==> flow/design.v (excerpt) <==
module alu16bit (
  input clk,                 
  input reset,               
  input [2:0] operation,     
  input [15:0] operand_A,
  input [15:0] operand_B,
  output reg [31:0] result, 
  output reg carry_flag,
  output reg zero_flag
);
Size: ~1600 cells after synthesis, roughly 34 flip-flops, about 71 I/O pins, ~13000 um2 of cells after synthesis.
clock: 7.98 ns
lec_check: 0
cap_margin: 20
core_margin: 2
core_utilization: 72
cts_cluster_diameter: 342
hold_slack_margin: -0.1
place_density_lb_addon: 0.01
slew_margin: 20
tns_end_percent: 5
run.sh (not shown) runs the stock make flow with config.mk's settings and CLKGATE_MAP_FILE=.
The first run ran to the end with violations: setup timing.
Next try:
- CORE_UTILIZATION: 72 -> 40
- CTS_CLUSTER_DIAMETER: 342 -> unset
- HOLD_SLACK_MARGIN: -0.1 -> unset
- PLACE_DENSITY_LB_ADDON: 0.01 -> unset
- TNS_END_PERCENT: 5 -> unset
- clock period: 7.98 -> 7.2 ns (I/O delays scaled with it)
With this change the flow finished clean.
Final area went up by 12%.
Synthesized area is unchanged.
Worst setup slack gains 0.28 ns.
Via count shrinks by 7.8%.
Wire length fell by 2.8%.
Global-route usage fell by 23 points.
Worst hold slack gets worse by 0.42 ns.
Utilization drops by 33 points.
Count of clock-buffer cells in the layout drops by 2.

## run A
alu16bit again, from the RTL that the note above started with.
Design alu16bit, start of the top module:
module alu16bit (
  input clk,                 
  input reset,               
  input [2:0] operation,     
  input [15:0] operand_A,
  input [15:0] operand_B,
  output reg [31:0] result, 
  output reg carry_flag,
  output reg zero_flag
);
make LEC_CHECK=0 CAP_MARGIN=20 CORE_MARGIN=2 CORE_UTILIZATION=67 CTS_CLUSTER_DIAMETER=51 CTS_CLUSTER_SIZE=37 MAX_ROUTING_LAYER=met4 PLACE_DENSITY=0.64 SLEW_MARGIN=20 finish   # period 7.37 ns
5_1_grt: run A exited with error
What run B does differently from run A at the input level:
- removing CTS_CLUSTER_DIAMETER (formerly 51)
- removing PLACE_DENSITY (formerly 0.64)
- removing MAX_ROUTING_LAYER (formerly met4)
- removing CTS_CLUSTER_SIZE (formerly 37)
- changing CORE_UTILIZATION from 67 to 39
- changing the clock period (ns, I/O delays scaled along) from 7.37 to 7.11
==> comparison <==
Of run A and run B, run B shows the lower core utilization at floorplan, with run A above it.
Run B ends up with higher standard cell core area than run A does.
Run B | stages: all done | timing, DRC, antenna: all pass
Count of placed standard cells including taps of run B exceeds that of run A by more than 10%.
As far as distinct cell type count after synthesis goes, run A and run B are indistinguishable; the numbers are identical.
Changes in run C relative to run B:
- TNS_END_PERCENT: unset -> 5
- CORE_UTILIZATION: 39 -> 58
- the clock period (ns, I/O delays scaled along): 7.11 -> 7.2
- What the final checks of run C revealed, after a flow that finished every stage, was a layout that fails on negative setup slack.
- Run B: full flow OK, the timing, design-rule and antenna checks passed
- Changes observed in run C relative to run B: wire length of the first global-routing pass saw a decrease; global-route track usage on met1 saw an increase; worst slack at placement saw a decrease.
- Total cell area at the placement stage was lower in the run labelled run C.
- Summary: cell area, run C better than run B

Starting RTL as in the previous note.
clock: 7.2 ns
lec_check: 0
cap_margin: 10
cell_pad_in_sites_global_placement: 3
core_margin: 8
core_utilization: 40
cts_cluster_diameter: 107
gpl_routability_driven: 0
gpl_timing_driven: 0
place_density_lb_addon: 0.14
setup_slack_margin: -0.55
slew_margin: 5
tns_end_percent: 5
The first run ran to the end with violations: negative setup slack.
Edit:
Settings changed: CAP_MARGIN 10 to 20, CELL_PAD_IN_SITES_GLOBAL_PLACEMENT 3 to not set, CORE_MARGIN 8 to 2, CORE_UTILIZATION 40 to 65, CTS_CLUSTER_DIAMETER 107 to not set, GPL_ROUTABILITY_DRIVEN 0 to not set, GPL_TIMING_DRIVEN 0 to not set, HOLD_SLACK_MARGIN set to -0.09, PLACE_DENSITY_LB_ADDON 0.14 to not set, SETUP_SLACK_MARGIN -0.55 to not set, SLEW_MARGIN 5 to 20, TNS_END_PERCENT 5 to 100.
The changed run ended with an error in global routing; synthesized area is unchanged; synthesized cell count does not change; die area came out lower by well over a third.
Edit:
Settings changed: CORE_UTILIZATION 65 to 40, CTS_CLUSTER_DIAMETER set to 379, CTS_CLUSTER_SIZE set to 100, HOLD_SLACK_MARGIN -0.09 to not set, SETUP_SLACK_MARGIN set to -0.22, TNS_END_PERCENT 100 to not set.
What happened: Now the flow reached the layout checks and failed them: negative setup slack. Area after synthesis is unchanged. Die size climbs by 61%. Synthesized cell count is unchanged.
Edit:
Settings changed: CORE_UTILIZATION 40 to 67, CTS_CLUSTER_DIAMETER 379 to 358, CTS_CLUSTER_SIZE 100 to not set, MAX_ROUTING_LAYER set to met4, SETUP_SLACK_MARGIN -0.22 to not set, TNS_END_PERCENT set to 5.
Effect: This time the run never finished: it broke off in global routing. Synthesized area does not change. Die size decreases by 40%. Synthesized cell count stays the same.
